File: design/flow/config.mk
export PLATFORM = sky130hd
export DESIGN_NAME = Convolution2D
export DESIGN_NICKNAME = Convolution2D
export VERILOG_FILES = /design/flow/design.v
export SDC_FILE = /design/flow/constraint.sdc
export NUM_CORES = 4
export LEC_CHECK = 0
export CAP_MARGIN = 20
export CORE_MARGIN = 2
export CORE_UTILIZATION = 72
export CTS_CLUSTER_SIZE = 37
export HOLD_SLACK_MARGIN = 0.3
export PLACE_DENSITY_LB_ADDON = 0.28
export SETUP_SLACK_MARGIN = 1.42
export SLEW_MARGIN = 20
File: design/flow/constraint.sdc
create_clock -name core_clock -period 4.77 [get_ports {clk}]
set_input_delay 0.9540 -clock core_clock [delete_from_list [all_inputs] [get_ports {clk}]]
set_output_delay 0.9540 -clock core_clock [all_outputs]
set_load 0.01 [all_outputs]
File: design/flow/design.v
`timescale 1ns / 1ps
module calculator(rst, clk, en, kernel_weights, in_pix, ack, out_pix, done, write);
	input rst, clk, en, ack;
	input signed [15:0]kernel_weights, in_pix;
	output reg done;
	output reg signed [31:0]out_pix;
	reg signed [31:0]temp;
	reg [4:0]counter;
	output write;
	parameter kernel_size = 3;
	assign write = (counter == (kernel_size*kernel_size)+1);
	always @ (posedge clk) begin
		done <= 0;
		if (rst || en == 0) begin
			counter <= 0;
			temp <= 0;
		end
		else begin
			if (counter < (kernel_size*kernel_size)+2)
				counter <= counter + 1;
			if (counter >= 1 && counter <= (kernel_size*kernel_size))
				temp <= temp + (kernel_weights * in_pix);
			if (counter == (kernel_size*kernel_size)+1) begin
				out_pix <= temp;
				done <= 1;
			end
		end
	end
endmodule
`timescale 1ns / 1ps
module ctrl(clk, en, write, result_addr, base_addrA, base_addrB, addrA, addrB);
	input clk, en, write;
	output reg [13:0]addrA;
	output reg [13:0]addrB;
	input [13:0]base_addrA;
	input [13:0]result_addr;
	input [13:0]base_addrB;
	parameter img_width = 48, kernel_size = 3;
	reg [4:0]count;
	reg [2:0]i;
	always @ (posedge clk)begin
		if(en)begin
			addrA <= addrA + 1;
			addrB <= addrB + 1;
			count <= count + 1;
			if (count >= kernel_size-1) begin
				i <= i+1;
				addrA <= base_addrA + (i+1)*img_width;
				count <= 0;
			end
			if (write)begin
				addrA <= result_addr;
			end
		end
		else begin
			addrA <= base_addrA;
			addrB <= base_addrB;
			count <= 0;
			i <= 0;
		end
	end
endmodule
`timescale 1ns / 1ps
module pixelpointprocessor(rst, en, clk, ack, result_addr, base_addrA, base_addrB, in_pix, kernel_weight, done, addrA, addrB, out_pix);
	input rst, en;
	input clk, ack;
	input [13:0]base_addrA;
	input [13:0]base_addrB;
	input [13:0]result_addr;
	parameter img_width = 48, kernel_size = 3;
	output [13:0] addrA;
	output [13:0] addrB;
	output signed [31:0] out_pix;
	output done;
	wire write;
	input signed [15:0]in_pix, kernel_weight;
	ctrl #(img_width, kernel_size) C1(clk, en, write, result_addr, base_addrA, base_addrB, addrA, addrB);
	calculator #(kernel_size) calc1(rst, clk, en, kernel_weight, in_pix, ack, out_pix, done, write);
endmodule
`timescale 1ns / 1ps
module ctrl_conv2D(rst, en_conv2d, clk, done, base_result_addr, pix_base_addr, kernel_base_addr, pix_addr, kernel_addr, en, ack, result_addr, completed);
	input rst, en_conv2d, clk, done;
	input [13:0]kernel_base_addr;
	input [13:0]pix_base_addr, base_result_addr;
	output reg [13:0]result_addr;
	output reg [13:0]pix_addr;
	output reg [13:0]kernel_addr;
	parameter img_width = 48, kernel_size = 3;
	localparam out_width = img_width - kernel_size + 1;
	output reg en, completed;
	reg busy;
	reg [6:0]col;
	reg [6:0]row;
	output reg ack;
	always @ (posedge clk)begin
		ack <= 0;
		completed <= 0;
		if (rst) begin
			busy <= 0;
			en <= 0;
			pix_addr <= 0;
			kernel_addr <= 0;
			result_addr <= 0;
		end
		else if (!busy) begin
			if (en_conv2d) begin
				busy <= 1;
				pix_addr <= pix_base_addr;
				kernel_addr <= kernel_base_addr;
				result_addr <= base_result_addr;
				col <= 0;
				row <= 0;
			end
		end
		else if (done) begin
			ack <= 1;
			en <= 0;
			result_addr <= result_addr + 1;
			if (col < out_width-1) begin
				col <= col + 1;
				pix_addr <= pix_addr + 1;
			end
			else begin
				col <= 0;
				row <= row + 1;
				pix_addr <= pix_addr + kernel_size;
			end
			if (col == out_width-1 && row == out_width-1) begin
				busy <= 0;
				completed <= 1;
			end
		end
		else if (!en) begin
			en <= 1;
		end
	end
endmodule
`timescale 1ns / 1ps
module Convolution2D(clk, rst, en_conv2d, base_result_addr, pix_base_addr, kernel_base_addr,
							in_pix, completed, pix_done, addrA, addrB, out_pix, kernel_weight
							);
	input signed[15:0]in_pix, kernel_weight;
	input clk, rst, en_conv2d;
	input [13:0]kernel_base_addr;
	input [13:0]pix_base_addr;
	input [13:0]base_result_addr;
	parameter img_width = 48, kernel_size = 3;
	output completed, pix_done;
	output signed[31:0] out_pix;
	output [13:0]addrA, addrB;
	wire en, ack;
	wire [13:0]pix_addr;
	wire [13:0]kernel_addr;
	wire [13:0]result_addr;
	ctrl_conv2D #(img_width, kernel_size) C2(rst, en_conv2d, clk, pix_done, base_result_addr, pix_base_addr, kernel_base_addr, pix_addr, kernel_addr, en, ack, result_addr, completed);	
	pixelpointprocessor #(img_width, kernel_size) P1(rst, en, clk, ack, result_addr, pix_addr, kernel_addr, in_pix, kernel_weight, pix_done, addrA, addrB, out_pix);
endmodule
File: design/flow/run.sh
#!/bin/bash
# the make line also repeats each setting of config.mk as NAME=value (left out here)
make -C /OpenROAD-flow-scripts/flow DESIGN_CONFIG=/design/flow/config.mk WORK_HOME=/design/flow/orfs CLKGATE_MAP_FILE= finish
==> results.json, run 1 <==
{
  "yosys-top-cells-area": "sky130_fd_sc_hd__fa_1 33%, sky130_fd_sc_hd__dfxtp_1 13%, sky130_fd_sc_hd__ha_1 8.4%, sky130_fd_sc_hd__edfxtp_1 7.6%, sky130_fd_sc_hd__inv_1 6.8%",
  "syn_area_mm2": 0.0182,
  "yosys.area_share.simple_pct": 16.2,
  "xor_area_share_pct": 3.91,
  "synth.yosys.num_cells": 1950,
  "stop_error": "[ERROR GRT-0232] Routing congestion too high. Check the congestion heatmap in the GUI.",
  "yosysMostFrequentCell": "sky130_fd_sc_hd__inv_1",
  "globalplace.congestion": 0.915,
  "die_w_um": 163,
  "clock-sinks": 165,
  "total_die_size_mm2": 0.0265,
  "synthesis.instances": 1950,
  "netlist-cell-type-count": 70,
  "cell_total_after_placement": 2508,
  "run_status": "stopped before the end",
  "area_fraction_in_full_adders_half_adders_and_majority_gates_pct": 40.9,
  "enable_flop_cells": 46,
  "synth.ff_latch_count": 165,
  "num_rows": 58,
  "synth-seq-area-share_pct": 20.7,
  "synth.comb.largest_family": "adder cells",
  "number_of_buffers_on_the_longest_clock_path": 2,
  "ctsRootBufferMaster": "sky130_fd_sc_hd__clkbuf_16",
  "synth-compound-area-share_pct": 9.14,
  "postCtsHoldBufs": 0,
  "ys.warnings.count": 3,
  "global_route.usage.total_pct": 89.2,
  "yosys_most_used_dff": "sky130_fd_sc_hd__dfxtp_1",
  "portBuffers": 138,
  "yosys_top_cell_area_share_pct": 32.5,
  "floorplanUtilization_pct": 72.8,
  "gr-total-overflow": 304,
  "die-height_um": 163,
  "cts_max_level": 4,
  "synthesized_area_per_cell_um2": 9.32,
  "floorplan.core_area_mm2": 0.0250,
  "top_level_ports": 139,
  "postSynth.asyncResetShare_pct": 0,
  "yosys_synthesis_chip_area_mm2": 0.0182,
  "synth.cells.most_frequent": "330 x sky130_fd_sc_hd__inv_1, 295 x sky130_fd_sc_hd__fa_1, 222 x sky130_fd_sc_hd__nand2_1, 129 x sky130_fd_sc_hd__and2_1, 122 x sky130_fd_sc_hd__ha_1",
  "detailedPlacementHpwl_um": 39400,
  "largest_area_cell": "sky130_fd_sc_hd__fa_1",
  "synth.mux.area_fraction_pct": 0.510,
  "cts-buffers-inserted": 17,
  "stopped_at": "global routing (5_1_grt)"
}
stage by stage:
stage	instance area, um2	setup slack [ns]
after global placement	21300	-1.98
after floorplan	18700	-1.32
after detailed placement	21300	-2.21
after CTS	23000	-1.41
routing by layer:
| layer | overflow | GRT usage (%) |
|---|---|---|
| met5 | 3 | 50.6 |
| met4 | 137 | 95.3 |
| met3 | 6 | 81.0 |
| met2 | 144 | 99.4 |
| met1 | 14 | 86.5 |
timing repair:
action / in CTS
setup endpoints to repair: 29
buffers inserted: 54
gates cloned: 4
endpoints found under the hold margin: 0
pin swaps: 128
resized: 318
==> run 2: changes to the inputs <==
Settings changed: ABC_AREA set to 1, CORE_UTILIZATION 72 to 46, CTS_CLUSTER_DIAMETER set to 149, CTS_CLUSTER_SIZE 37 to 11, HOLD_SLACK_MARGIN 0.3 to unset, PLACE_DENSITY_LB_ADDON 0.28 to 0.2, SETUP_SLACK_MARGIN 1.42 to unset, TNS_END_PERCENT set to 95.
Clock period 4.77 ns to 10.0 ns, I/O delays scaled along.
==> results.json, run 2 <==
{
  "run_status": "timing/DRC/antenna clean",
  "worst_hold_slack_ns": 0.454,
  "synth-compound-area-share_pct": 7.08,
  "viasPerCell": 5.06,
  "maxSlewViolCount": 0,
  "cts_max_level": 4,
  "finalSetupTns_ns": 0,
  "reg2reg_slack_ns": 5.36,
  "area.sequential_mm2": 0.00376,
  "synth.comb.largest_family": "adder cells",
  "holdCritStartpoint": "P1.C1.count[0]",
  "clk_pin_slew_ns": 0.07,
  "crit_family": "adder cells",
  "xor_area_share_pct": 2.50,
  "hold_crit_depth": 1,
  "layout-area-overhead-vs-synth_pct": 11.9,
  "global_route.usage.total_pct": 23.7,
  "drt_pre_antenna_iters": 6,
  "final_design_area_no_fill_mm2": 0.0220,
  "die_w_um": 211,
  "timing_hold_violations_final": 0,
  "timing.critical_path.from": "in_pix[1]",
  "crit_buf_inv": 8,
  "final_setup_violation_count": 0,
  "yosys_synthesis_chip_area_mm2": 0.0196,
  "ctsRootBufferMaster": "sky130_fd_sc_hd__clkbuf_16",
  "critical_path.slowest_cell": "sky130_fd_sc_hd__clkdlybuf4s50_1",
  "floorplan.core_area_mm2": 0.0420,
  "route.detailed.wl_per_inst_um": 16.0,
  "detail_route.drc_violations": 0,
  "crit_path_end_kind": "register",
  "yosysMostFrequentCell": "sky130_fd_sc_hd__inv_1",
  "timing.slew.headroom_pct": 25.9,
  "cts-buffers-inserted": 17,
  "grt_antenna_before_repair": 0,
  "clock_tree_from_tritoncts": "yes",
  "reg2reg_depth": 18,
  "synthesized_area_per_cell_um2": 7.90,
  "yosys.area_share.simple_pct": 19.9,
  "via_count_of_the_first_global_routing_pass": 16400,
  "unrepaired_setup_endpoints_after_global_routing": "false",
  "floorplanUtilization_pct": 46.7,
  "cts_setup_buffers": 0,
  "max_cap_violations": 0,
  "detailedPlacementHpwl_um": 40600,
  "synth.cells.most_frequent": "577 x sky130_fd_sc_hd__inv_1, 515 x sky130_fd_sc_hd__nand2_1, 295 x sky130_fd_sc_hd__fa_1, 195 x sky130_fd_sc_hd__nor2_1, 122 x sky130_fd_sc_hd__ha_1",
  "timing.critical_path.slowest_cell_delay_ns": 0.95,
  "grt_first_pass_wirelength_um": 83200,
  "worstSetupPathDepth": 25,
  "worstSetupEndpoint": "P1.calc1.temp[31]",
  "drtAntennaViolNets": 0,
  "ys.warnings.count": 3,
  "area_fraction_in_full_adders_half_adders_and_majority_gates_pct": 37.9,
  "worstHoldPathType": "reg -> reg",
  "worst_slack_ns": 1.82,
  "globalplace.congestion": 0.929,
  "finish.net_count": 3052,
  "combGateArea_mm2": 0.0132,
  "num-fill-cells": 4017,
  "post_cts_resized": 0,
  "total_die_size_mm2": 0.0443,
  "num_rows": 75,
  "portBuffers": 138,
  "synth.yosys.num_cells": 2485,
  "timing.critical_path.fanout_max": 16,
  "pin_count_of_the_biggest_net_entering_global_routing": 53,
  "enable_flop_cells": 46,
  "clock_skew_ns": 0.0121,
  "timing.critical_path.arrival_ns": 8.53,
  "dpl-instance-area_mm2": 0.0214,
  "postSynth.asyncResetShare_pct": 0,
  "post-route-period-util_pct": 81.8,
  "worstMarginPinSlew_ns": 1.11,
  "top_level_ports": 139,
  "openroad.warnings": 33,
  "worst-setup-path-type": "in -> reg",
  "netlist-cell-type-count": 54,
  "yosys_most_used_dff": "sky130_fd_sc_hd__dfxtp_1",
  "synth-seq-area-share_pct": 19.2,
  "drtIter0Drc": 976,
  "reg2reg_to": "P1.calc1.temp[29]",
  "regToRegStartpoint": "P1.calc1.temp[15]",
  "dpl_worst_slack_ns": 1.38,
  "timing.fmax_mhz": 122,
  "largest_area_cell": "sky130_fd_sc_hd__fa_1",
  "postCtsHoldBufs": 0,
  "gr-total-overflow": 0,
  "die-height_um": 211,
  "synth.mux.area_fraction_pct": 0,
  "clock-sinks": 165,
  "yosys-top-cells-area": "sky130_fd_sc_hd__fa_1 30%, sky130_fd_sc_hd__dfxtp_1 12%, sky130_fd_sc_hd__inv_1 11%, sky130_fd_sc_hd__nand2_1 9.8%, sky130_fd_sc_hd__ha_1 7.8%",
  "synthesis.instances": 2485,
  "clk-insertion-delay-late_ns": 0.46,
  "hold_path_end": "P1.C1.count[0]",
  "syn_area_mm2": 0.0196,
  "wl_um": 49900,
  "crit_path_start_kind": "input pin",
  "fin_util_pct": 52.2,
  "synth.ff_latch_count": 165,
  "worstPathRequired_ns": 10.35,
  "min_period_ns": 8.18,
  "yosys_top_cell_area_share_pct": 30.1,
  "routed-via-count": 15700,
  "insertedDiodeCount": 0,
  "number_of_buffers_on_the_longest_clock_path": 2,
  "path_common_cell": "sky130_fd_sc_hd__inv_1"
}
## run 2: metrics by stage
stage / cells
5_1_grt: 3110
4_1_cts: 3110
6_report: 3110
3_3_place_gp: 3078
3_5_place_dp: 3078
2_1_floorplan: 2487
## run 2: layout make-up
cell class,count,area share [%]
Timing Repair Buffer,151,6.74
Clock inverter,13,0.536
Multi-Input combinational cell,1634,60.3
Tap cell,539,3.07
Sequential cell,165,17.1
Clock buffer,19,2.11
Inverter,589,10.1
## run 2: routing by layer
metal	wire length (um)	GRT usage, %	vias to the layer above
met1	22500	31.8	7687
met4	750	4.78	0
li1	-	-	7610
met3	2080	3.22	60
met2	24600	41.0	365
met5	0	0	-
==> run 3: changes to the inputs <==
Settings changed: ABC_AREA 1 to unset, CAP_MARGIN 20 to 5, CORE_ASPECT_RATIO set to 0.98, CORE_UTILIZATION 46 to 70, CTS_CLUSTER_DIAMETER 149 to 47, CTS_CLUSTER_SIZE 11 to 73, GPL_ROUTABILITY_DRIVEN set to 1, GPL_TIMING_DRIVEN set to 1, MAX_ROUTING_LAYER set to met4, MIN_ROUTING_LAYER set to met1, PLACE_DENSITY set to 0.66, PLACE_DENSITY_LB_ADDON 0.2 to unset, TNS_END_PERCENT 95 to unset.
Clock period 10.0 ns to 5.79 ns, I/O delays scaled along.
==> results.json, run 3 <==
{
  "final_design_area_no_fill_mm2": 0.0233,
  "reg2reg_to": "P1.calc1.temp[18]",
  "detailroute.wirelength.met3_um": 10700,
  "crit_path_start_kind": "input pin",
  "timing.critical_path.arrival_ns": 7.77,
  "synth.comb.largest_family": "adder cells",
  "layout-area-overhead-vs-synth_pct": 28.3,
  "num_rows": 58,
  "grt_antenna_before_repair": 4,
  "global_route.usage.total_pct": 43.9,
  "crit_path_cell_trace": "clkdlybuf4s15_1 > buf_6 > buf_4 > nand2_1 > fa_2 > fa_1 > inv_2 > fa_2 > inv_2 > fa_1 > inv_1 > fa_1 > inv_2 > fa_1 > inv_2 > ha_4 > nand3_1 > nand2_1 > and3_4 > a311oi_4 > o211ai_4 > a311oi_2 > xnor2_1 > a21oi_1",
  "hold_path_end": "C2.kernel_addr[11]",
  "synth-compound-area-share_pct": 9.14,
  "worstSetupPathDepth": 24,
  "routed-via-count": 17900,
  "pin_count_of_the_biggest_net_entering_global_routing": 59,
  "instances_no_fill": 2640,
  "clk-insertion-delay-late_ns": 0.46,
  "openroad.warnings": 38,
  "timing_hold_violations_final": 0,
  "min_period_ns": 7.45,
  "crit_buf_inv": 8,
  "clock-sinks": 165,
  "run_status": "complete, but fails checks",
  "violations": "negative setup slack",
  "number_of_buffers_on_the_longest_clock_path": 2,
  "synthesized_area_per_cell_um2": 9.32,
  "worstSetupEndpoint": "P1.calc1.temp[31]",
  "worstPathRequired_ns": 6.11,
  "synthesis.instances": 1950,
  "critical_path.slowest_cell": "sky130_fd_sc_hd__fa_1",
  "worst-setup-path-type": "in -> reg",
  "yosys_synthesis_chip_area_mm2": 0.0182,
  "detail_route.drc_violations": 0,
  "route.detailed.wl_per_inst_um": 27.8,
  "cts-buffers-inserted": 17,
  "met1_length_um": 22300,
  "finalSetupTns_ns": -24.06,
  "postSynth.asyncResetShare_pct": 0,
  "synth.ff_latch_count": 165,
  "synth.cells.most_frequent": "330 x sky130_fd_sc_hd__inv_1, 295 x sky130_fd_sc_hd__fa_1, 222 x sky130_fd_sc_hd__nand2_1, 129 x sky130_fd_sc_hd__and2_1, 122 x sky130_fd_sc_hd__ha_1",
  "gr-total-overflow": 0,
  "yosys_most_used_dff": "sky130_fd_sc_hd__dfxtp_1",
  "synth-seq-area-share_pct": 20.7,
  "viasPerCell": 6.79,
  "crit_family": "adder cells",
  "dpl-instance-area_mm2": 0.0212,
  "final_setup_violation_count": 22,
  "maxSlewViolCount": 0,
  "regToRegStartpoint": "P1.calc1.temp[7]",
  "netlist-cell-type-count": 70,
  "die-height_um": 163,
  "yosys.area_share.simple_pct": 16.2,
  "worstMarginPinSlew_ns": 1.21,
  "finish.net_count": 2780,
  "synth.mux.area_fraction_pct": 0.510,
  "reg2reg_slack_ns": 0.13,
  "detailedPlacementHpwl_um": 37500,
  "yosysMostFrequentCell": "sky130_fd_sc_hd__inv_1",
  "timing.slew.headroom_pct": 19.2,
  "ys.warnings.count": 3,
  "clock_skew_ns": 0.0234,
  "clk_pin_slew_ns": 0.09,
  "met2_wl_um": 32100,
  "hold_crit_depth": 2,
  "portBuffers": 138,
  "timing.fmax_mhz": 134,
  "ctsRootBufferMaster": "sky130_fd_sc_hd__clkbuf_16",
  "post-route-period-util_pct": 129,
  "total_die_size_mm2": 0.0273,
  "drt_pre_antenna_iters": 22,
  "yosys_top_cell_area_share_pct": 32.5,
  "unrepaired_setup_endpoints_after_global_routing": "true",
  "drtAntennaViolNets": 0,
  "wl_um": 73500,
  "reg2reg_depth": 20,
  "holdCritStartpoint": "C2.kernel_addr[11]",
  "timing.critical_path.from": "kernel_weight[12]",
  "worstHoldPathType": "reg -> reg",
  "timing.critical_path.slowest_cell_delay_ns": 0.65,
  "timing.critical_path.fanout_max": 7,
  "top_level_ports": 139,
  "max_cap_violations": 0,
  "cell_total_after_placement": 2512,
  "largest_area_cell": "sky130_fd_sc_hd__fa_1",
  "grt_first_pass_wirelength_um": 90800,
  "floorplanUtilization_pct": 70.9,
  "globalplace.congestion": 0.915,
  "enable_flop_cells": 46,
  "cts_max_level": 4,
  "yosys-top-cells-area": "sky130_fd_sc_hd__fa_1 33%, sky130_fd_sc_hd__dfxtp_1 13%, sky130_fd_sc_hd__ha_1 8.4%, sky130_fd_sc_hd__edfxtp_1 7.6%, sky130_fd_sc_hd__inv_1 6.8%",
  "area_fraction_in_full_adders_half_adders_and_majority_gates_pct": 40.9,
  "clock_tree_from_tritoncts": "yes",
  "via_count_of_the_first_global_routing_pass": 17500,
  "floorplan.core_area_mm2": 0.0256,
  "synth.yosys.num_cells": 1950,
  "drtIter0Drc": 2792,
  "syn_area_mm2": 0.0182,
  "crit_path_end_kind": "register",
  "topRoutingLayerUsed": "met4",
  "xor_area_share_pct": 3.91,
  "worst_slack_ns": -1.66,
  "die_w_um": 167
}
run 3: routing by layer:
metal	up-vias	global-route usage, %
met1	8253	51.3
met2	1931	74.4
li1	6855	-
met3	895	8.17
met4	0	20.7
met5	-	-
run 3: layout make-up:
cell class              count  area [um2]
flip-flops and latches    165        3760
diodes                     11        27.5
clock buffers              17         425
inverters                 330        1240
multi-input cells        1378       13600
well taps                 330         413
fillers                  1046        2310
repair buffers            394        3610
clock inverters            15         183
run 3: timing repair:
action	4_1_cts	5_1_grt
buffers inserted	54	29
cloned	5	2
hold buffers	0	0
pin swaps	141	116
resized	250	133
endpoints found under the hold margin	0	0
endpoints found under the setup margin	22	22
run 3: through the flow:
stage | worst slack (ns) | hold slack [ns] | util, %
after global placement | -1.26 | 0.429 | 82.9
after floorplan | -0.508 | 0.417 | -
after CTS | -0.516 | 0.457 | 88.7
after detailed placement | -1.31 | 0.447 | 82.9
after global routing | -1.50 | 0.497 | 91.0
final | -1.66 | 0.467 | 91.0
==> run 4: changes to the inputs <==
Settings changed: CAP_MARGIN 5 to 20, CORE_ASPECT_RATIO 0.98 to unset, CORE_UTILIZATION 70 to 65, CTS_CLUSTER_DIAMETER 47 to unset, CTS_CLUSTER_SIZE 73 to 95, GPL_ROUTABILITY_DRIVEN 1 to unset, GPL_TIMING_DRIVEN 1 to unset, MAX_ROUTING_LAYER met4 to unset, MIN_ROUTING_LAYER met1 to unset, PLACE_DENSITY 0.66 to 0.36.
Clock period 5.79 ns to 5.94 ns, I/O delays scaled along.
==> results.json, run 4 <==
{
  "critical_path.slowest_cell": "sky130_fd_sc_hd__fa_1",
  "synth.mux.area_fraction_pct": 0.510,
  "worstPathRequired_ns": 6.28,
  "routed-via-count": 15300,
  "cell_total_after_placement": 2559,
  "via_count_of_the_first_global_routing_pass": 15900,
  "top_level_ports": 139,
  "clk_pin_slew_ns": 0.07,
  "synth.yosys.num_cells": 1950,
  "enable_flop_cells": 46,
  "postCtsHoldBufs": 0,
  "worstSetupPathDepth": 23,
  "total_die_size_mm2": 0.0293,
  "instances_no_fill": 2668,
  "drtIter0Drc": 1145,
  "finish.net_count": 2771,
  "post-route-period-util_pct": 110,
  "cts_max_level": 4,
  "worstMarginPinSlew_ns": 1.14,
  "ys.warnings.count": 3,
  "combGateArea_mm2": 0.0136,
  "crit_family": "adder cells",
  "run_status": "complete, but fails checks",
  "yosys_top_cell_area_share_pct": 32.5,
  "postSynth.asyncResetShare_pct": 0,
  "synth-seq-area-share_pct": 20.7,
  "area.sequential_mm2": 0.00376,
  "syn_area_mm2": 0.0182,
  "detailedPlacementHpwl_um": 36900,
  "cts-buffers-inserted": 17,
  "insertedDiodeCount": 0,
  "min_period_ns": 6.52,
  "clock_skew_ns": 0.00835,
  "gr-total-overflow": 0,
  "clk-insertion-delay-late_ns": 0.45,
  "drt_pre_antenna_iters": 8,
  "worst_slack_ns": -0.581,
  "max_cap_violations": 0,
  "area_fraction_in_full_adders_half_adders_and_majority_gates_pct": 40.9,
  "worstHoldPathType": "reg -> reg",
  "drtAntennaViolNets": 0,
  "timing.critical_path.fanout_max": 7,
  "viasPerCell": 5.75,
  "floorplanUtilization_pct": 65.7,
  "final_setup_violation_count": 19,
  "die-height_um": 171,
  "grt_antenna_before_repair": 0,
  "yosys.area_share.simple_pct": 16.2,
  "timing.critical_path.arrival_ns": 6.86,
  "crit_buf_inv": 7,
  "synth.ff_latch_count": 165,
  "timing.critical_path.slowest_cell_delay_ns": 0.60,
  "floorplan.core_area_mm2": 0.0276,
  "synthesis.instances": 1950,
  "finalSetupTns_ns": -6.58,
  "crit_path_cell_trace": "buf_2 > buf_6 > buf_4 > nand2_1 > fa_1 > inv_1 > fa_1 > inv_1 > fa_1 > fa_1 > fa_1 > fa_1 > inv_2 > ha_4 > a211o_1 > a21oi_2 > o21ai_2 > a21oi_4 > buf_6 > o21bai_4 > a21oi_2 > nor2b_1 > o31ai_1",
  "hold_path_end": "P1.C1.count[0]",
  "reg2reg_slack_ns": 1.01,
  "largest_area_cell": "sky130_fd_sc_hd__fa_1",
  "die_w_um": 171,
  "xor_area_share_pct": 3.91,
  "crit_path_end_kind": "register",
  "synth-compound-area-share_pct": 9.14,
  "yosysMostFrequentCell": "sky130_fd_sc_hd__inv_1",
  "clock-sinks": 165,
  "num-fill-cells": 1599,
  "worst-setup-path-type": "in -> reg",
  "reg2reg_depth": 17,
  "timing.critical_path.from": "kernel_weight[7]",
  "detail_route.drc_violations": 0,
  "pin_count_of_the_biggest_net_entering_global_routing": 59,
  "timing_hold_violations_final": 0,
  "synthesized_area_per_cell_um2": 9.32,
  "netlist-cell-type-count": 70,
  "regToRegStartpoint": "P1.calc1.temp[15]",
  "worstSetupEndpoint": "P1.calc1.temp[19]",
  "reg2reg_to": "P1.calc1.temp[19]",
  "number_of_buffers_on_the_longest_clock_path": 2,
  "synth.comb.largest_family": "adder cells",
  "num_rows": 61,
  "yosys-top-cells-area": "sky130_fd_sc_hd__fa_1 33%, sky130_fd_sc_hd__dfxtp_1 13%, sky130_fd_sc_hd__ha_1 8.4%, sky130_fd_sc_hd__edfxtp_1 7.6%, sky130_fd_sc_hd__inv_1 6.8%",
  "worst_hold_slack_ns": 0.449,
  "openroad.warnings": 38,
  "yosys_synthesis_chip_area_mm2": 0.0182,
  "synth.cells.most_frequent": "330 x sky130_fd_sc_hd__inv_1, 295 x sky130_fd_sc_hd__fa_1, 222 x sky130_fd_sc_hd__nand2_1, 129 x sky130_fd_sc_hd__and2_1, 122 x sky130_fd_sc_hd__ha_1",
  "yosys_most_used_dff": "sky130_fd_sc_hd__dfxtp_1",
  "route.detailed.wl_per_inst_um": 19.6,
  "crit_path_start_kind": "input pin",
  "maxSlewViolCount": 0,
  "global_route.usage.total_pct": 34.9,
  "wl_um": 52200,
  "portBuffers": 138,
  "ctsRootBufferMaster": "sky130_fd_sc_hd__clkbuf_16",
  "holdCritStartpoint": "P1.C1.count[0]",
  "timing.slew.headroom_pct": 24.2,
  "globalplace.congestion": 0.904,
  "grt_first_pass_wirelength_um": 79200,
  "path_common_cell": "sky130_fd_sc_hd__fa_1",
  "timing.fmax_mhz": 153,
  "violations": "negative setup slack",
  "unrepaired_setup_endpoints_after_global_routing": "true",
  "clock_tree_from_tritoncts": "yes",
  "hold_crit_depth": 1,
  "layout-area-overhead-vs-synth_pct": 27.9
}
## run 4: timing repair
| action | CTS | global route |
|---|---|---|
| pin swaps | 130 | 109 |
| endpoints found under the setup margin | 22 | 20 |
| resized | 270 | 104 |
| setup buffers | 54 | 27 |
| gates cloned | 5 | 0 |
## run 4: cell type report
class | count | area share (%)
sequential | 165 | 16.2
timing repair buffer | 385 | 15.2
inverter | 330 | 5.35
multi-input combinational | 1378 | 58.7
clock buffer | 18 | 1.85
tap | 378 | 2.04
clock inverter | 14 | 0.738
## run 4: routing by layer
| layer | up-vias | track usage, % | wire [um] |
|---|---|---|---|
| met5 | - | 0 | 0 |
| met4 | 0 | 15.4 | 2630 |
| met3 | 209 | 6.81 | 3970 |
| met2 | 708 | 59.2 | 25500 |
| met1 | 7595 | 43.7 | 20100 |
| li1 | 6828 | - | - |
## run 4: metrics by stage
step	utilization (%)	cell area (um2)	worst slack (ns)
global placement	77.1	21300	-1.09
global route	84.1	23200	-0.719
detailed placement	77.1	21300	-1.19
CTS	82.3	22700	-0.382
floorplan	-	18500	-0.388
finish	84.1	23200	-0.581
==> run 5: changes to the inputs <==
Settings changed: CORE_UTILIZATION 65 to 70, CTS_CLUSTER_SIZE 95 to 34, PLACE_DENSITY 0.36 to unset.
Clock period 5.94 ns to 5.76 ns, I/O delays scaled along.
==> results.json, run 5 <==
{
  "floorplan.core_area_mm2": 0.0253,
  "synth.cells.most_frequent": "330 x sky130_fd_sc_hd__inv_1, 295 x sky130_fd_sc_hd__fa_1, 222 x sky130_fd_sc_hd__nand2_1, 129 x sky130_fd_sc_hd__and2_1, 122 x sky130_fd_sc_hd__ha_1",
  "yosysMostFrequentCell": "sky130_fd_sc_hd__inv_1",
  "clock-sinks": 165,
  "synth.comb.largest_family": "adder cells",
  "die-height_um": 165,
  "dpl_worst_slack_ns": -1.48,
  "detailedPlacementHpwl_um": 38100,
  "yosys_most_used_dff": "sky130_fd_sc_hd__dfxtp_1",
  "area_fraction_in_full_adders_half_adders_and_majority_gates_pct": 40.9,
  "syn_area_mm2": 0.0182,
  "yosys_synthesis_chip_area_mm2": 0.0182,
  "stopped_at": "global routing (5_1_grt)",
  "synthesis.instances": 1950,
  "xor_area_share_pct": 3.91,
  "yosys_top_cell_area_share_pct": 32.5,
  "ctsRootBufferMaster": "sky130_fd_sc_hd__clkbuf_16",
  "globalplace.congestion": 0.924,
  "synth.ff_latch_count": 165,
  "cts-buffers-inserted": 17,
  "postSynth.asyncResetShare_pct": 0,
  "postCtsHoldBufs": 0,
  "ys.warnings.count": 3,
  "number_of_buffers_on_the_longest_clock_path": 2,
  "yosys-top-cells-area": "sky130_fd_sc_hd__fa_1 33%, sky130_fd_sc_hd__dfxtp_1 13%, sky130_fd_sc_hd__ha_1 8.4%, sky130_fd_sc_hd__edfxtp_1 7.6%, sky130_fd_sc_hd__inv_1 6.8%",
  "floorplanUtilization_pct": 71.7,
  "largest_area_cell": "sky130_fd_sc_hd__fa_1",
  "synthesized_area_per_cell_um2": 9.32,
  "top_level_ports": 139,
  "yosys.area_share.simple_pct": 16.2,
  "synth-compound-area-share_pct": 9.14,
  "run_status": "stopped before the end",
  "portBuffers": 138,
  "enable_flop_cells": 46,
  "cts_max_level": 4,
  "synth.mux.area_fraction_pct": 0.510,
  "die_w_um": 165,
  "synth.yosys.num_cells": 1950,
  "num_rows": 58,
  "netlist-cell-type-count": 70,
  "total_die_size_mm2": 0.0273,
  "synth-seq-area-share_pct": 20.7
}
-- run 5: repair_timing --
action / CTS
setup buffers: 59
pin swaps: 116
endpoints found under the setup margin: 22
endpoints found under the hold margin: 0
gates cloned: 7
gates resized: 247
-- run 5: stage by stage --
stage / setup TNS (ns) / util, % / instance area (um2) / instances
CTS: -7.44 / 89.9 / 22800 / 2600
detailed placement: -24.83 / 83.5 / 21200 / 2502
global placement: -22.74 / 83.5 / 21200 / 2502
floorplan: -4.63 / - / 18500 / 1952
==> run 6: changes to the inputs <==
Settings changed: CORE_ASPECT_RATIO set to 0.86, CORE_UTILIZATION 70 to 72, CTS_CLUSTER_DIAMETER set to 207, CTS_CLUSTER_SIZE 34 to 100, PLACE_DENSITY_LB_ADDON set to 0.06, SETUP_SLACK_MARGIN set to 1.96.
Clock period 5.76 ns to 6.9 ns, I/O delays scaled along.
==> results.json, run 6 <==
{
  "run_status": "stopped before the end",
  "stopped_at": "global routing (5_1_grt)",
  "stop_error": "[ERROR GRT-0232] Routing congestion too high. Check the congestion heatmap in the GUI.",
  "synth.yosys.num_cells": 1950,
  "synthesis.instances": 1950,
  "synthesized_area_per_cell_um2": 9.32,
  "xor_area_share_pct": 3.91,
  "cts-buffers-inserted": 17,
  "top_level_ports": 139,
  "yosys_synthesis_chip_area_mm2": 0.0182,
  "yosys_top_cell_area_share_pct": 32.5,
  "netlist-cell-type-count": 70,
  "postSynth.asyncResetShare_pct": 0,
  "synth.comb.largest_family": "adder cells",
  "synth.mux.area_fraction_pct": 0.510,
  "enable_flop_cells": 46,
  "yosys.area_share.simple_pct": 16.2,
  "largest_area_cell": "sky130_fd_sc_hd__fa_1",
  "die_w_um": 175,
  "number_of_buffers_on_the_longest_clock_path": 2,
  "floorplanUtilization_pct": 73.8,
  "total_die_size_mm2": 0.0265,
  "yosys_most_used_dff": "sky130_fd_sc_hd__dfxtp_1",
  "ys.warnings.count": 3,
  "global_route.usage.total_pct": 90.7,
  "cts_max_level": 4,
  "syn_area_mm2": 0.0182,
  "area_fraction_in_full_adders_half_adders_and_majority_gates_pct": 40.9,
  "synth-seq-area-share_pct": 20.7,
  "portBuffers": 138,
  "num_rows": 53,
  "synth-compound-area-share_pct": 9.14,
  "gr-total-overflow": 1030,
  "floorplan.core_area_mm2": 0.0246,
  "globalplace.congestion": 0.935,
  "ctsRootBufferMaster": "sky130_fd_sc_hd__clkbuf_16",
  "synth.ff_latch_count": 165,
  "synth.cells.most_frequent": "330 x sky130_fd_sc_hd__inv_1, 295 x sky130_fd_sc_hd__fa_1, 222 x sky130_fd_sc_hd__nand2_1, 129 x sky130_fd_sc_hd__and2_1, 122 x sky130_fd_sc_hd__ha_1",
  "clock-sinks": 165,
  "yosysMostFrequentCell": "sky130_fd_sc_hd__inv_1",
  "die-height_um": 151,
  "dpl_worst_slack_ns": -0.501,
  "detailedPlacementHpwl_um": 38100,
  "yosys-top-cells-area": "sky130_fd_sc_hd__fa_1 33%, sky130_fd_sc_hd__dfxtp_1 13%, sky130_fd_sc_hd__ha_1 8.4%, sky130_fd_sc_hd__edfxtp_1 7.6%, sky130_fd_sc_hd__inv_1 6.8%"
}
[run 6: per-layer routing]
layer / global-route usage (%) / overflow
met1: 84.1 / 12
met2: 112 / 724
met3: 71.8 / 9
met4: 103 / 283
met5: 40.7 / 2
[run 6: per-stage QoR]
step | hold slack [ns] | area [um2] | std cells
4_1_cts | 0.461 | 23200 | 2621
3_5_place_dp | 0.449 | 21200 | 2502
3_3_place_gp | 0.427 | 21200 | 2502
2_1_floorplan | 0.417 | 18600 | 1952
[run 6: timing repair]
action | 4_1_cts
pin swaps | 169
setup endpoints to repair | 28
gates cloned | 9
setup buffers | 78
hold buffers | 0
gates resized | 328
==> run 7: changes to the inputs <==
Settings changed: CORE_ASPECT_RATIO 0.86 to unset, CORE_UTILIZATION 72 to 62, CTS_CLUSTER_DIAMETER 207 to unset, CTS_CLUSTER_SIZE 100 to unset, PLACE_DENSITY set to 0.36, PLACE_DENSITY_LB_ADDON 0.06 to unset, SETUP_SLACK_MARGIN 1.96 to unset.
Clock period 6.9 ns to 8.12 ns, I/O delays scaled along.
==> results.json, run 7 <==
{
  "timing.fmax_mhz": 130,
  "global_route.usage.total_pct": 29.9,
  "finish.net_count": 2588,
  "synth.ff_latch_count": 165,
  "path_common_cell": "sky130_fd_sc_hd__fa_1",
  "postCtsHoldBufs": 0,
  "finalSetupTns_ns": 0,
  "crit_family": "adder cells",
  "clock-sinks": 165,
  "die_w_um": 175,
  "ctsRootBufferMaster": "sky130_fd_sc_hd__clkbuf_16",
  "max_cap_violations": 0,
  "cell_total_after_placement": 2459,
  "postSynth.asyncResetShare_pct": 0,
  "run_status": "timing/DRC/antenna clean",
  "timing.critical_path.slowest_cell_delay_ns": 0.60,
  "via_count_of_the_first_global_routing_pass": 14200,
  "synth-compound-area-share_pct": 9.14,
  "crit_path_start_kind": "input pin",
  "grt_antenna_before_repair": 0,
  "drtAntennaViolNets": 0,
  "wl_um": 42700,
  "viasPerCell": 5.47,
  "timing.slew.headroom_pct": 32.2,
  "floorplan.core_area_mm2": 0.0288,
  "synthesis.instances": 1950,
  "gr-total-overflow": 0,
  "ys.warnings.count": 3,
  "yosys-top-cells-area": "sky130_fd_sc_hd__fa_1 33%, sky130_fd_sc_hd__dfxtp_1 13%, sky130_fd_sc_hd__ha_1 8.4%, sky130_fd_sc_hd__edfxtp_1 7.6%, sky130_fd_sc_hd__inv_1 6.8%",
  "regToRegStartpoint": "P1.calc1.temp[10]",
  "final_setup_violation_count": 0,
  "hold_crit_depth": 2,
  "openroad.warnings": 35,
  "area.sequential_mm2": 0.00376,
  "clock_skew_ns": 0.00953,
  "routed-via-count": 13600,
  "unrepaired_setup_endpoints_after_global_routing": "false",
  "area_fraction_in_full_adders_half_adders_and_majority_gates_pct": 40.9,
  "cts_setup_buffers": 0,
  "detail_route.drc_violations": 0,
  "timing.critical_path.fanout_max": 12,
  "synth-seq-area-share_pct": 20.7,
  "synth.cells.most_frequent": "330 x sky130_fd_sc_hd__inv_1, 295 x sky130_fd_sc_hd__fa_1, 222 x sky130_fd_sc_hd__nand2_1, 129 x sky130_fd_sc_hd__and2_1, 122 x sky130_fd_sc_hd__ha_1",
  "floorplanUtilization_pct": 63.1,
  "grt_first_pass_wirelength_um": 72900,
  "synth.comb.largest_family": "adder cells",
  "layout-area-overhead-vs-synth_pct": 14.3,
  "maxSlewViolCount": 0,
  "cts_max_level": 4,
  "timing_hold_violations_final": 0,
  "worstMarginPinSlew_ns": 1.01,
  "route.detailed.wl_per_inst_um": 17.1,
  "timing.critical_path.from": "kernel_weight[15]",
  "total_die_size_mm2": 0.0307,
  "hold_path_end": "C2.kernel_addr[8]",
  "clk-insertion-delay-late_ns": 0.42,
  "post-route-period-util_pct": 94.4,
  "yosys_synthesis_chip_area_mm2": 0.0182,
  "holdCritStartpoint": "C2.kernel_addr[8]",
  "timing.critical_path.arrival_ns": 7.96,
  "combGateArea_mm2": 0.0129,
  "reg2reg_depth": 14,
  "netlist-cell-type-count": 70,
  "crit_buf_inv": 5,
  "syn_area_mm2": 0.0182,
  "xor_area_share_pct": 3.91,
  "worstPathRequired_ns": 8.42,
  "num-fill-cells": 2226,
  "worstHoldPathType": "reg -> reg",
  "yosys.area_share.simple_pct": 16.2,
  "cts-buffers-inserted": 17,
  "top_level_ports": 139,
  "worstSetupPathDepth": 20,
  "detailedPlacementHpwl_um": 35000,
  "clock_tree_from_tritoncts": "yes",
  "crit_path_cell_trace": "clkdlybuf4s50_1 > buf_4 > nand2_1 > fa_1 > fa_1 > inv_1 > fa_1 > fa_1 > fa_1 > inv_1 > fa_1 > inv_1 > ha_1 > and3_2 > and3_1 > a311oi_1 > o211ai_2 > a311oi_2 > xnor2_1 > a21oi_1",
  "crit_path_end_kind": "register",
  "largest_area_cell": "sky130_fd_sc_hd__fa_1",
  "synth.mux.area_fraction_pct": 0.510,
  "num_rows": 62,
  "clk_pin_slew_ns": 0.07,
  "pin_count_of_the_biggest_net_entering_global_routing": 59,
  "synthesized_area_per_cell_um2": 9.32,
  "yosysMostFrequentCell": "sky130_fd_sc_hd__inv_1",
  "min_period_ns": 7.67,
  "portBuffers": 138,
  "insertedDiodeCount": 0,
  "worst-setup-path-type": "in -> reg",
  "synth.yosys.num_cells": 1950,
  "reg2reg_to": "P1.calc1.temp[31]",
  "reg2reg_slack_ns": 3.14,
  "critical_path.slowest_cell": "sky130_fd_sc_hd__clkdlybuf4s50_1",
  "instances_no_fill": 2491,
  "enable_flop_cells": 46,
  "globalplace.congestion": 0.932,
  "die-height_um": 175,
  "number_of_buffers_on_the_longest_clock_path": 2,
  "yosys_top_cell_area_share_pct": 32.5,
  "drt_pre_antenna_iters": 5,
  "yosys_most_used_dff": "sky130_fd_sc_hd__dfxtp_1",
  "worstSetupEndpoint": "P1.calc1.temp[31]",
  "drtIter0Drc": 848,
  "post_cts_resized": 0
}
-- run 7: layout make-up --
cell class / count / area share [%]
flip-flops and latches: 165 / 18.1
inverters: 330 / 5.97
well taps: 384 / 2.32
multi-input cells: 1378 / 62.0
clock buffers: 20 / 2.21
clock inverters: 12 / 0.446
repair buffers: 202 / 8.95
-- run 7: metal layers --
layer / vias to the layer above / global-route usage [%] / routed length (um) / part of all wire [%]
met3: 56 / 3.79 / 2280 / 5.3
li1: 6445 / - / - / -
met4: 0 / 8.40 / 1060 / 2.5
met2: 437 / 48.1 / 20000 / 47
met5: - / 0 / 0 / 0
met1: 6697 / 43.0 / 19300 / 45
-- run 7: stage by stage --
step	hold WS (ns)	util, %	setup slack (ns)	instance area (um2)
after floorplan	0.417	-	0.688	18200
final	0.456	72.1	0.453	20800
after global routing	0.478	72.1	0.114	20800
after detailed placement	0.446	70.2	0.0386	20200
after CTS	0.458	72.1	0.466	20800
after global placement	0.431	70.2	0.123	20200
==> run 8: changes to the inputs <==
Settings changed: CORE_UTILIZATION 62 to 40, CTS_CLUSTER_DIAMETER set to 297, HOLD_SLACK_MARGIN set to -0.07, MAX_ROUTING_LAYER set to met4, PLACE_DENSITY 0.36 to unset, PLACE_DENSITY_LB_ADDON set to 0.26, SLEW_MARGIN 20 to 5.
Clock period 8.12 ns to 10.0 ns, I/O delays scaled along.
==> results.json, run 8 <==
{
  "run_status": "timing/DRC/antenna clean",
  "reg2reg_depth": 15,
  "yosys.area_share.simple_pct": 16.2,
  "min_period_ns": 8.49,
  "timing.critical_path.slowest_cell_delay_ns": 0.72,
  "synthesized_area_per_cell_um2": 9.32,
  "globalplace.congestion": 0.875,
  "total_die_size_mm2": 0.0471,
  "worstMarginPinSlew_ns": 1.02,
  "final_setup_violation_count": 0,
  "crit_buf_inv": 5,
  "clock_tree_from_tritoncts": "yes",
  "synth.yosys.num_cells": 1950,
  "holdCritStartpoint": "C2.kernel_addr[11]",
  "xor_area_share_pct": 3.91,
  "yosysMostFrequentCell": "sky130_fd_sc_hd__inv_1",
  "num-fill-cells": 4372,
  "clock_skew_ns": 0.00739,
  "critical_path.slowest_cell": "sky130_fd_sc_hd__fa_1",
  "portBuffers": 138,
  "clk_pin_slew_ns": 0.07,
  "num_rows": 78,
  "synth.comb.largest_family": "adder cells",
  "routed-via-count": 13500,
  "finish.net_count": 2542,
  "area_fraction_in_full_adders_half_adders_and_majority_gates_pct": 40.9,
  "floorplanUtilization_pct": 40.3,
  "insertedDiodeCount": 0,
  "crit_path_cell_trace": "clkdlybuf4s50_1 > and2_1 > fa_1 > inv_1 > fa_1 > inv_1 > fa_1 > fa_1 > fa_1 > inv_1 > fa_1 > inv_1 > ha_1 > and3_2 > and3_1 > a311oi_1 > o211ai_2 > a311oi_2 > xnor2_1 > a21oi_1",
  "clk-insertion-delay-late_ns": 0.44,
  "drt_pre_antenna_iters": 6,
  "openroad.warnings": 33,
  "area.sequential_mm2": 0.00376,
  "ys.warnings.count": 3,
  "top_level_ports": 139,
  "worst-setup-path-type": "in -> reg",
  "finalSetupTns_ns": 0,
  "combGateArea_mm2": 0.0129,
  "wl_um": 44900,
  "enable_flop_cells": 46,
  "pin_count_of_the_biggest_net_entering_global_routing": 59,
  "postCtsHoldBufs": 0,
  "timing.critical_path.from": "kernel_weight[15]",
  "worstSetupEndpoint": "P1.calc1.temp[31]",
  "route.detailed.wl_per_inst_um": 16.9,
  "yosys_synthesis_chip_area_mm2": 0.0182,
  "timing.slew.headroom_pct": 32.1,
  "yosys_most_used_dff": "sky130_fd_sc_hd__dfxtp_1",
  "timing_hold_violations_final": 0,
  "drtAntennaViolNets": 0,
  "ctsRootBufferMaster": "sky130_fd_sc_hd__clkbuf_16",
  "clock-sinks": 165,
  "regToRegStartpoint": "P1.calc1.temp[8]",
  "number_of_buffers_on_the_longest_clock_path": 2,
  "post_cts_resized": 0,
  "cts-buffers-inserted": 17,
  "maxSlewViolCount": 0,
  "synth.cells.most_frequent": "330 x sky130_fd_sc_hd__inv_1, 295 x sky130_fd_sc_hd__fa_1, 222 x sky130_fd_sc_hd__nand2_1, 129 x sky130_fd_sc_hd__and2_1, 122 x sky130_fd_sc_hd__ha_1",
  "worstPathRequired_ns": 10.32,
  "unrepaired_setup_endpoints_after_global_routing": "false",
  "grt_first_pass_wirelength_um": 76100,
  "fin_util_pct": 46.0,
  "detailedPlacementHpwl_um": 35700,
  "postSynth.asyncResetShare_pct": 0,
  "synth.mux.area_fraction_pct": 0.510,
  "gr-total-overflow": 0,
  "synth-compound-area-share_pct": 9.14,
  "via_count_of_the_first_global_routing_pass": 14200,
  "crit_family": "adder cells",
  "die-height_um": 217,
  "post-route-period-util_pct": 84.9,
  "global_route.usage.total_pct": 20.9,
  "reg2reg_slack_ns": 5.00,
  "max_cap_violations": 0,
  "reg2reg_to": "P1.calc1.temp[24]",
  "synth-seq-area-share_pct": 20.7,
  "largest_area_cell": "sky130_fd_sc_hd__fa_1",
  "yosys-top-cells-area": "sky130_fd_sc_hd__fa_1 33%, sky130_fd_sc_hd__dfxtp_1 13%, sky130_fd_sc_hd__ha_1 8.4%, sky130_fd_sc_hd__edfxtp_1 7.6%, sky130_fd_sc_hd__inv_1 6.8%",
  "timing.critical_path.fanout_max": 16,
  "die_w_um": 217,
  "yosys_top_cell_area_share_pct": 32.5,
  "viasPerCell": 5.06,
  "crit_path_start_kind": "input pin",
  "cts_max_level": 4,
  "worstSetupPathDepth": 20,
  "floorplan.core_area_mm2": 0.0451,
  "layout-area-overhead-vs-synth_pct": 14.2,
  "netlist-cell-type-count": 70,
  "detail_route.drc_violations": 0,
  "hold_path_end": "C2.kernel_addr[11]",
  "synth.ff_latch_count": 165,
  "drtIter0Drc": 701,
  "synthesis.instances": 1950,
  "crit_path_end_kind": "register",
  "worstHoldPathType": "reg -> reg",
  "hold_crit_depth": 2,
  "path_common_cell": "sky130_fd_sc_hd__fa_1",
  "timing.fmax_mhz": 118,
  "timing.critical_path.arrival_ns": 8.80,
  "grt_antenna_before_repair": 0,
  "syn_area_mm2": 0.0182,
  "cts_setup_buffers": 0
}
==> run 8: through the flow <==
step	hold WS (ns)	area (um2)	instances	setup WS [ns]
floorplan	0.417	18200	1952	2.19
global placement	0.430	20100	2628	1.17
detailed placement	0.443	20100	2628	1.05
CTS	0.455	20700	2660	1.52
global route	0.459	20700	2661	1.16
finish	0.454	20700	2661	1.51
==> run 8: routing by layer <==
metal / global-route usage (%) / part of all wire [%]
met1: 29.0 / 47
met5: - / 0
met3: 2.42 / 4.5
met2: 33.1 / 47
met4: 4.70 / 1.5
==> run 8: layout make-up <==
type	count	share of cell area (%)
Tap cell	600	3.62
Inverter	330	5.97
Sequential cell	165	18.2
Clock inverter	15	0.869
Multi-Input combinational cell	1378	62.0
Clock buffer	17	2.05
Timing Repair Buffer	156	7.32
==> run 9: changes to the inputs <==
Settings changed: CORE_UTILIZATION 40 to 70, CTS_CLUSTER_DIAMETER 297 to unset, CTS_CLUSTER_SIZE set to 37, HOLD_SLACK_MARGIN -0.07 to 0.29, MAX_ROUTING_LAYER met4 to unset, PLACE_DENSITY_LB_ADDON 0.26 to unset, SETUP_SLACK_MARGIN set to -0.53, SLEW_MARGIN 5 to 20.
Clock period 10.0 ns to 6.54 ns, I/O delays scaled along.
==> results.json, run 9 <==
{
  "run_status": "complete, but fails checks",
  "violations": "negative setup slack",
  "finish.net_count": 2679,
  "xor_area_share_pct": 3.91,
  "yosys_top_cell_area_share_pct": 32.5,
  "cell_total_after_placement": 2497,
  "timing.critical_path.fanout_max": 9,
  "syn_area_mm2": 0.0182,
  "clk_pin_slew_ns": 0.07,
  "wl_um": 46000,
  "maxSlewViolCount": 0,
  "clock_skew_ns": 0.0133,
  "floorplan.core_area_mm2": 0.0253,
  "post-route-period-util_pct": 105,
  "yosys.area_share.simple_pct": 16.2,
  "timing.fmax_mhz": 145,
  "num-fill-cells": 1470,
  "fin_util_pct": 85.0,
  "worstSetupPathDepth": 21,
  "synth-seq-area-share_pct": 20.7,
  "route.detailed.wl_per_inst_um": 18.2,
  "critical_path.slowest_cell": "sky130_fd_sc_hd__fa_1",
  "die_w_um": 165,
  "globalplace.congestion": 0.938,
  "ys.warnings.count": 3,
  "timing_hold_violations_final": 0,
  "detailedPlacementHpwl_um": 37400,
  "die-height_um": 165,
  "timing.critical_path.slowest_cell_delay_ns": 0.62,
  "crit_path_cell_trace": "clkdlybuf4s50_1 > buf_4 > buf_4 > and2_1 > fa_1 > inv_1 > fa_1 > fa_1 > fa_1 > fa_1 > fa_1 > inv_1 > ha_1 > a211o_1 > a21oi_1 > o21ai_0 > a21oi_4 > o211ai_2 > a311oi_2 > xnor2_1 > a21oi_1",
  "viasPerCell": 5.76,
  "total_die_size_mm2": 0.0273,
  "synth.yosys.num_cells": 1950,
  "path_common_cell": "sky130_fd_sc_hd__fa_1",
  "crit_path_end_kind": "register",
  "via_count_of_the_first_global_routing_pass": 15400,
  "timing.slew.headroom_pct": 32.3,
  "detail_route.drc_violations": 0,
  "regToRegStartpoint": "P1.calc1.temp[9]",
  "grt_antenna_before_repair": 0,
  "timing.critical_path.from": "kernel_weight[14]",
  "largest_area_cell": "sky130_fd_sc_hd__fa_1",
  "synth-compound-area-share_pct": 9.14,
  "reg2reg_slack_ns": 1.67,
  "number_of_buffers_on_the_longest_clock_path": 2,
  "crit_path_start_kind": "input pin",
  "holdCritStartpoint": "P1.C1.count[0]",
  "clock_tree_from_tritoncts": "yes",
  "gr-total-overflow": 0,
  "final_design_area_no_fill_mm2": 0.0215,
  "synth.cells.most_frequent": "330 x sky130_fd_sc_hd__inv_1, 295 x sky130_fd_sc_hd__fa_1, 222 x sky130_fd_sc_hd__nand2_1, 129 x sky130_fd_sc_hd__and2_1, 122 x sky130_fd_sc_hd__ha_1",
  "floorplanUtilization_pct": 71.7,
  "crit_family": "adder cells",
  "min_period_ns": 6.88,
  "crit_buf_inv": 5,
  "enable_flop_cells": 46,
  "yosys-top-cells-area": "sky130_fd_sc_hd__fa_1 33%, sky130_fd_sc_hd__dfxtp_1 13%, sky130_fd_sc_hd__ha_1 8.4%, sky130_fd_sc_hd__edfxtp_1 7.6%, sky130_fd_sc_hd__inv_1 6.8%",
  "yosysMostFrequentCell": "sky130_fd_sc_hd__inv_1",
  "num_rows": 58,
  "insertedDiodeCount": 0,
  "synthesis.instances": 1950,
  "drt_pre_antenna_iters": 7,
  "cts_max_level": 4,
  "worstPathRequired_ns": 6.83,
  "grt_first_pass_wirelength_um": 75800,
  "worstHoldPathType": "reg -> reg",
  "global_route.usage.total_pct": 35.8,
  "worstMarginPinSlew_ns": 1.02,
  "max_cap_violations": 0,
  "hold_crit_depth": 1,
  "cts-buffers-inserted": 17,
  "portBuffers": 138,
  "synthesized_area_per_cell_um2": 9.32,
  "worst-setup-path-type": "in -> reg",
  "clk-insertion-delay-late_ns": 0.43,
  "synth.ff_latch_count": 165,
  "worst_slack_ns": -0.342,
  "yosys_most_used_dff": "sky130_fd_sc_hd__dfxtp_1",
  "openroad.warnings": 35,
  "dpl-instance-area_mm2": 0.0209,
  "synth.comb.largest_family": "adder cells",
  "worstSetupEndpoint": "P1.calc1.temp[31]",
  "routed-via-count": 14600,
  "reg2reg_to": "P1.calc1.temp[31]",
  "instances_no_fill": 2528,
  "yosys_synthesis_chip_area_mm2": 0.0182,
  "drtIter0Drc": 965,
  "finalSetupTns_ns": -4.32,
  "hold_path_end": "P1.C1.count[0]",
  "netlist-cell-type-count": 70,
  "clock-sinks": 165,
  "postSynth.asyncResetShare_pct": 0,
  "pin_count_of_the_biggest_net_entering_global_routing": 59,
  "synth.mux.area_fraction_pct": 0.510,
  "postCtsHoldBufs": 0,
  "reg2reg_depth": 14,
  "drtAntennaViolNets": 0,
  "timing.critical_path.arrival_ns": 7.17,
  "top_level_ports": 139,
  "final_setup_violation_count": 18,
  "ctsRootBufferMaster": "sky130_fd_sc_hd__clkbuf_16",
  "area_fraction_in_full_adders_half_adders_and_majority_gates_pct": 40.9,
  "layout-area-overhead-vs-synth_pct": 18.5
}
run 9: timing repair:
action                     4_1_cts  5_1_grt
gates resized                    4       22
setup endpoints to repair        3       15
pin swaps                        0        9
setup buffers                    0        1
run 9: layout make-up:
type                            instances  area [um2]  share of cell area (%)
Inverter                              330        1240                    5.75
Clock inverter                         12        91.3                   0.424
Clock buffer                           20         457                    2.12
Multi-Input combinational cell       1378       12900                    60.0
Timing Repair Buffer                  293        2640                    12.3
Tap cell                              330         413                    1.92
Sequential cell                       165        3760                    17.5
run 9: stage by stage:
stage	hold WS (ns)	worst slack (ns)
6_report	0.446	-0.342
5_1_grt	0.478	-0.539
4_1_cts	0.453	-0.505
3_5_place_dp	0.437	-1.08
3_3_place_gp	0.431	-0.930
2_1_floorplan	0.417	-0.487
run 9: metal layers:
layer	track usage, %	vias up	wire, um
li1	-	6650	-
met1	46.1	7108	18100
met2	60.2	668	22400
met3	6.12	147	3550
met4	15.5	0	1940
met5	0	-	0
==> run 10: changes to the inputs <==
Settings changed: ABC_AREA set to 1, CORE_ASPECT_RATIO set to 0.5, CORE_UTILIZATION 70 to 72, CTS_CLUSTER_DIAMETER set to 376, CTS_CLUSTER_SIZE 37 to 95, HOLD_SLACK_MARGIN 0.29 to unset, SETUP_SLACK_MARGIN -0.53 to 1.15.
Clock period 6.54 ns to 4.14 ns, I/O delays scaled along.
==> results.json, run 10 <==
{
  "stop_error": "[ERROR GRT-0116] Global routing finished with congestion. Check the congestion regions in the DRC Viewer.",
  "globalplace.congestion": 0.943,
  "stopped_at": "global routing (5_1_grt)",
  "netlist-cell-type-count": 54,
  "yosys_synthesis_chip_area_mm2": 0.0196,
  "floorplanUtilization_pct": 73.8,
  "synth.mux.area_fraction_pct": 0,
  "xor_area_share_pct": 2.50,
  "yosys-top-cells-area": "sky130_fd_sc_hd__fa_1 30%, sky130_fd_sc_hd__dfxtp_1 12%, sky130_fd_sc_hd__inv_1 11%, sky130_fd_sc_hd__nand2_1 9.8%, sky130_fd_sc_hd__ha_1 7.8%",
  "synth-seq-area-share_pct": 19.2,
  "total_die_size_mm2": 0.0287,
  "yosys.area_share.simple_pct": 19.9,
  "ys.warnings.count": 3,
  "run_status": "stopped before the end",
  "cts_max_level": 4,
  "num_rows": 42,
  "detailedPlacementHpwl_um": 46500,
  "yosysMostFrequentCell": "sky130_fd_sc_hd__inv_1",
  "synthesis.instances": 2485,
  "postCtsHoldBufs": 0,
  "die-height_um": 121,
  "floorplan.core_area_mm2": 0.0266,
  "global_route.usage.total_pct": 82.3,
  "synthesized_area_per_cell_um2": 7.90,
  "area_fraction_in_full_adders_half_adders_and_majority_gates_pct": 37.9,
  "largest_area_cell": "sky130_fd_sc_hd__fa_1",
  "yosys_most_used_dff": "sky130_fd_sc_hd__dfxtp_1",
  "enable_flop_cells": 46,
  "synth-compound-area-share_pct": 7.08,
  "synth.cells.most_frequent": "577 x sky130_fd_sc_hd__inv_1, 515 x sky130_fd_sc_hd__nand2_1, 295 x sky130_fd_sc_hd__fa_1, 195 x sky130_fd_sc_hd__nor2_1, 122 x sky130_fd_sc_hd__ha_1",
  "dpl_worst_slack_ns": -2.31,
  "clock-sinks": 165,
  "synth.yosys.num_cells": 2485,
  "syn_area_mm2": 0.0196,
  "ctsRootBufferMaster": "sky130_fd_sc_hd__clkbuf_16",
  "cell_total_after_placement": 3061,
  "yosys_top_cell_area_share_pct": 30.1,
  "cts-buffers-inserted": 17,
  "top_level_ports": 139,
  "synth.comb.largest_family": "adder cells",
  "die_w_um": 237,
  "gr-total-overflow": 17,
  "portBuffers": 138,
  "synth.ff_latch_count": 165,
  "number_of_buffers_on_the_longest_clock_path": 2,
  "postSynth.asyncResetShare_pct": 0
}
-- run 10: metal layers --
metal	overflow	track usage (%)
met1	0	81.8
met2	5	93.7
met3	1	73.0
met4	10	80.6
met5	1	57.6
-- run 10: timing repair --
action,in CTS
resized,396
cloned,10
buffers inserted,79
pin swaps,181
endpoints found under the setup margin,33
-- run 10: per-stage QoR --
step	cell area, um2	utilization (%)
2_1_floorplan	20700	-
3_3_place_gp	23300	87.6
3_5_place_dp	23300	87.6
4_1_cts	25500	95.9
==> run 11: changes to the inputs <==
Settings changed: ABC_AREA 1 to unset, CORE_ASPECT_RATIO 0.5 to unset, CORE_UTILIZATION 72 to 40, CTS_CLUSTER_DIAMETER 376 to unset, CTS_CLUSTER_SIZE 95 to unset, SETUP_SLACK_MARGIN 1.15 to 2.09.
Clock period 4.14 ns to 8.59 ns, I/O delays scaled along.
==> results.json, run 11 <==
{
  "reg2reg_to": "P1.calc1.temp[31]",
  "groute.layer.met2.usage_pct": 34.2,
  "floorplanUtilization_pct": 40.3,
  "reg2reg_slack_ns": 3.63,
  "worstSetupEndpoint": "P1.calc1.temp[30]",
  "top_level_ports": 139,
  "crit_family": "adder cells",
  "synth.ff_latch_count": 165,
  "portBuffers": 138,
  "synth.mux.area_fraction_pct": 0.510,
  "finalSetupTns_ns": 0,
  "instances_no_fill": 2759,
  "run_status": "timing/DRC/antenna clean",
  "detail_route.drc_violations": 0,
  "gr-total-overflow": 0,
  "synth.comb.largest_family": "adder cells",
  "crit_path_cell_trace": "buf_12 > and2_4 > fa_1 > inv_4 > fa_2 > inv_4 > buf_12 > fa_1 > fa_1 > fa_1 > inv_2 > fa_1 > inv_2 > ha_4 > and3_4 > buf_6 > a221o_1 > a21oi_2 > a21boi_2 > buf_4 > or3_1 > nand3_1",
  "path_common_cell": "sky130_fd_sc_hd__fa_1",
  "unrepaired_setup_endpoints_after_global_routing": "true",
  "ys.warnings.count": 3,
  "worstMarginPinSlew_ns": 1.10,
  "finish.net_count": 2640,
  "floorplan.core_area_mm2": 0.0451,
  "via_count_of_the_first_global_routing_pass": 14500,
  "drt_pre_antenna_iters": 5,
  "clk_pin_slew_ns": 0.07,
  "timing.critical_path.slowest_cell_delay_ns": 0.64,
  "cts-buffers-inserted": 17,
  "timing.fmax_mhz": 149,
  "clk-insertion-delay-late_ns": 0.45,
  "maxSlewViolCount": 0,
  "viasPerCell": 5.02,
  "synth-seq-area-share_pct": 20.7,
  "openroad.warnings": 36,
  "yosys-top-cells-area": "sky130_fd_sc_hd__fa_1 33%, sky130_fd_sc_hd__dfxtp_1 13%, sky130_fd_sc_hd__ha_1 8.4%, sky130_fd_sc_hd__edfxtp_1 7.6%, sky130_fd_sc_hd__inv_1 6.8%",
  "crit_buf_inv": 8,
  "worstSetupPathDepth": 22,
  "crit_path_start_kind": "input pin",
  "synthesis.instances": 1950,
  "drtIter0Drc": 741,
  "xor_area_share_pct": 3.91,
  "num_rows": 78,
  "synth.cells.most_frequent": "330 x sky130_fd_sc_hd__inv_1, 295 x sky130_fd_sc_hd__fa_1, 222 x sky130_fd_sc_hd__nand2_1, 129 x sky130_fd_sc_hd__and2_1, 122 x sky130_fd_sc_hd__ha_1",
  "synth.yosys.num_cells": 1950,
  "yosys_top_cell_area_share_pct": 32.5,
  "die-height_um": 217,
  "final_design_area_no_fill_mm2": 0.0225,
  "timing.slew.headroom_pct": 26.7,
  "pin_count_of_the_biggest_net_entering_global_routing": 58,
  "number_of_buffers_on_the_longest_clock_path": 2,
  "worstHoldPathType": "reg -> reg",
  "grt_util_met1_pct": 29.3,
  "critical_path.slowest_cell": "sky130_fd_sc_hd__fa_2",
  "drtAntennaViolNets": 0,
  "enable_flop_cells": 46,
  "syn_area_mm2": 0.0182,
  "post-route-period-util_pct": 78.1,
  "clock-sinks": 165,
  "synth-compound-area-share_pct": 9.14
}
## run 11: per-layer routing
metal	vias up	part of all wire [%]
met3	59	4.6
met2	332	47
met1	6896	46
li1	6558	-
met5	-	0
met4	0	1.9
## run 11: area by class of cell
type | instances | area, um2
sequential | 165 | 3760
clock inverter | 15 | 194
tap | 600 | 751
fill | 4163 | 22600
inverter | 330 | 1250
multi-input combinational | 1378 | 13600
timing repair buffer | 254 | 2520
clock buffer | 17 | 425
## run 11: metrics by stage
| stage | hold WS (ns) | util, % | setup WS, ns |
|---|---|---|---|
| CTS | 0.456 | 48.9 | 1.86 |
| global route | 0.474 | 49.9 | 1.74 |
| global placement | 0.434 | 45.4 | 0.736 |
| floorplan | 0.417 | - | 1.73 |
| finish | 0.446 | 49.9 | 1.88 |
| detailed placement | 0.446 | 45.4 | 0.589 |
## run 11: repair_timing
action | 4_1_cts | 5_1_grt
setup buffers | 54 | 24
endpoints found under the hold margin | 0 | 0
gates cloned | 1 | 0
gates resized | 305 | 77
setup endpoints to repair | 22 | 19
hold buffers | 0 | 0
pin swaps | 138 | 131
